// isc_cpu_top
module isc_cpu_top
(
     clk_i
    ,rst_i
    ,rst_rom_i
    ,mode_sel_i
    ,en_w_rom_i
    ,w_rom_addr_i
    ,w_rom_data_i
    ,instruction_i
    ,reg_watcher_o
    ,pc_o
    ,wb_en_o
    ,wb_addr_1_o
    ,wb_data_1_o
    ,wb_addr_2_o
    ,wb_data_2_o
);
Size: ~7900 cells after synthesis, about 1600 flip-flops, roughly 140 I/O pins, ~92000 sq um of cells after synthesis.
clock: 18.0 ns
lec_check: 0
cap_margin: 20
core_margin: 2
core_utilization: 70
cts_cluster_diameter: 184
cts_cluster_size: 14
place_density_lb_addon: 0.3
slew_margin: 20
run.sh (not shown) runs the stock make flow with config.mk's settings and CLKGATE_MAP_FILE=.
The baseline completed and failed the layout checks on negative setup slack.
Then changed:
--- a/flow/config.mk
+++ b/flow/config.mk
@@ -9,6 +9,4 @@
 export CORE_MARGIN = 2
-export CORE_UTILIZATION = 70
-export CTS_CLUSTER_DIAMETER = 184
-export CTS_CLUSTER_SIZE = 14
-export PLACE_DENSITY_LB_ADDON = 0.3
+export CORE_UTILIZATION = 59
+export PLACE_DENSITY = 0.6
 export SLEW_MARGIN = 20
==> flow/constraint.sdc (replaced) <==
create_clock -name core_clock -period 19.2 [get_ports {clk_i}]
set_input_delay 3.8400 -clock core_clock [delete_from_list [all_inputs] [get_ports {clk_i}]]
set_output_delay 3.8400 -clock core_clock [all_outputs]
set_load 0.01 [all_outputs]
Outcome:
- The changed run finished but failed the layout checks on negative setup slack
- flip-flop count is unchanged
- setup slack gains 1.3 ns
- via count drops by 5.7%
- wire length came out lower by 3.8%
- sequential share of layout area came out lower by 0.96 points
- core utilization falls by 11 points
- area after synthesis does not change
- global-route usage went down by 8.0 points
- design area grows by about 2.2%
Then changed:
--- a/flow/config.mk
+++ b/flow/config.mk
@@ -9,3 +9,3 @@
 export CORE_MARGIN = 2
-export CORE_UTILIZATION = 59
+export CORE_UTILIZATION = 10
 export PLACE_DENSITY = 0.6
==> flow/constraint.sdc (replaced) <==
create_clock -name core_clock -period 42.9 [get_ports {clk_i}]
set_input_delay 8.5800 -clock core_clock [delete_from_list [all_inputs] [get_ports {clk_i}]]
set_output_delay 8.5800 -clock core_clock [all_outputs]
set_load 0.01 [all_outputs]
With this change the flow finished with timing, DRC and antenna clean.
Non-clock buffer count drops by 543.
Cell count climbs by well over a third.
Via count drops by a few percent.
Critical path depth drops by 11.
Final area climbs by a few percent.
Routed wire length climbs by a little under a tenth.
Then changed:
--- a/flow/config.mk
+++ b/flow/config.mk
@@ -9,3 +9,3 @@
 export CORE_MARGIN = 2
-export CORE_UTILIZATION = 10
+export CORE_UTILIZATION = 40
 export PLACE_DENSITY = 0.6
==> flow/constraint.sdc (replaced) <==
create_clock -name core_clock -period 49.9 [get_ports {clk_i}]
set_input_delay 9.9800 -clock core_clock [delete_from_list [all_inputs] [get_ports {clk_i}]]
set_output_delay 9.9800 -clock core_clock [all_outputs]
set_load 0.01 [all_outputs]
Outcome: Maximum frequency hardly moves; setup slack improved by 7.0 ns; utilization came out higher by 32 points; sequential share of layout area climbs by 4.7 points; via count came out lower by 1.3%; first-iteration DRC count fell by 11%.
Then changed:
--- a/flow/config.mk
+++ b/flow/config.mk
@@ -9,3 +9,4 @@
 export CORE_MARGIN = 2
-export CORE_UTILIZATION = 40
+export CORE_UTILIZATION = 62
+export CTS_CLUSTER_DIAMETER = 262
 export PLACE_DENSITY = 0.6
==> flow/constraint.sdc (replaced) <==
create_clock -name core_clock -period 13.8 [get_ports {clk_i}]
set_input_delay 2.7600 -clock core_clock [delete_from_list [all_inputs] [get_ports {clk_i}]]
set_output_delay 2.7600 -clock core_clock [all_outputs]
set_load 0.01 [all_outputs]
With this change the flow completed, yet does not pass: negative setup slack.
First-iteration DRC count rises by 27%.
Global-route usage rises by 16 points.
Non-clock buffer count rises by 555.
Maximum frequency rises by 38%.
Worst hold slack gains 0.027 ns.

## willow
Starting RTL as in the previous note.
==> flow/config.mk <==
export PLATFORM = sky130hd
export DESIGN_NAME = isc_cpu_top
export DESIGN_NICKNAME = isc_cpu_top
export VERILOG_FILES = /design/flow/design.v
export SDC_FILE = /design/flow/constraint.sdc
export NUM_CORES = 4
export LEC_CHECK = 0
export ABC_AREA = 1
export CAP_MARGIN = 30
export CORE_MARGIN = 8
export CORE_UTILIZATION = 40
export CTS_CLUSTER_DIAMETER = 59
export CTS_CLUSTER_SIZE = 58
export MIN_ROUTING_LAYER = met1
export PLACE_DENSITY = 0.6
export SETUP_SLACK_MARGIN = -2.0
export SLEW_MARGIN = 35
==> flow/constraint.sdc <==
create_clock -name core_clock -period 30.9 [get_ports {clk_i}]
set_input_delay 6.1800 -clock core_clock [delete_from_list [all_inputs] [get_ports {clk_i}]]
set_output_delay 6.1800 -clock core_clock [all_outputs]
set_load 0.01 [all_outputs]
Inputs modified between willow and quartz:
==> flow/config.mk <==
export PLATFORM = sky130hd
export DESIGN_NAME = isc_cpu_top
export DESIGN_NICKNAME = isc_cpu_top
export VERILOG_FILES = /design/flow/design.v
export SDC_FILE = /design/flow/constraint.sdc
export NUM_CORES = 4
export LEC_CHECK = 0
export CAP_MARGIN = 20
export CORE_MARGIN = 2
export CORE_UTILIZATION = 72
export HOLD_SLACK_MARGIN = -0.09
export PLACE_DENSITY = 0.66
export SLEW_MARGIN = 20
export TNS_END_PERCENT = 5
==> flow/constraint.sdc <==
create_clock -name core_clock -period 20.7 [get_ports {clk_i}]
set_input_delay 4.1400 -clock core_clock [delete_from_list [all_inputs] [get_ports {clk_i}]]
set_output_delay 4.1400 -clock core_clock [all_outputs]
set_load 0.01 [all_outputs]
Results
Complete run, failing final checks: quartz, reason setup timing. Relative to willow, share of the cycle needed by the critical path after routing has increased by 23 points in quartz. | routed wire length | quartz vs willow | better |. When the final numbers for quartz and willow were put side by side, the utilization after layout turned out to be smaller in willow. Multi-input combinational cell area (higher): quartz. Multi-input logic cell count, quartz vs willow: down by more than 10%. quartz vs willow on post-synthesis instance area: quartz is the higher one.
Here is what was changed in the inputs of pepper compared with quartz.
-- flow/config.mk --
<<< quartz, line 7
export LEC_CHECK = 0
export CAP_MARGIN = 20
>>> pepper, line 7
export LEC_CHECK = 0
export ABC_AREA = 1
export CAP_MARGIN = 20
<<< quartz, line 10
export CORE_UTILIZATION = 72
export HOLD_SLACK_MARGIN = -0.09
export PLACE_DENSITY = 0.66
export SLEW_MARGIN = 20
>>> pepper, line 11
export CORE_UTILIZATION = 72
export CTS_CLUSTER_DIAMETER = 224
export MAX_ROUTING_LAYER = met4
export PLACE_DENSITY = 0.73
export SETUP_SLACK_MARGIN = 5.0
export SLEW_MARGIN = 20
==> flow/constraint.sdc <==
create_clock -name core_clock -period 19.1 [get_ports {clk_i}]
set_input_delay 3.8200 -clock core_clock [delete_from_list [all_inputs] [get_ports {clk_i}]]
set_output_delay 3.8200 -clock core_clock [all_outputs]
set_load 0.01 [all_outputs]
### Flow results
Stage in which a tool error killed pepper: 5_1_grt. Compared with quartz, pepper shows a area figure in the yosys stat output that is 2.3% lower. Number of placed cells counting well taps in pepper vs quartz: up 2257. The higher number of distinct library cells after synthesis of pepper and quartz is in quartz. Of pepper and quartz, the higher part of the Yosys area used for sequential elements belongs to pepper. pepper ended up with a lower die outline width than quartz did. Taking quartz as the reference, in pepper die size lower, synthesis-stage register bit count level, total clock buffers created by CTS moved up, post-CTS setup buffer count shows a reduction of 16, final weighted congestion of routability-driven global placement now sits higher. Area fraction in full adders, half adders and majority gates: pepper vs quartz, no meaningful difference.
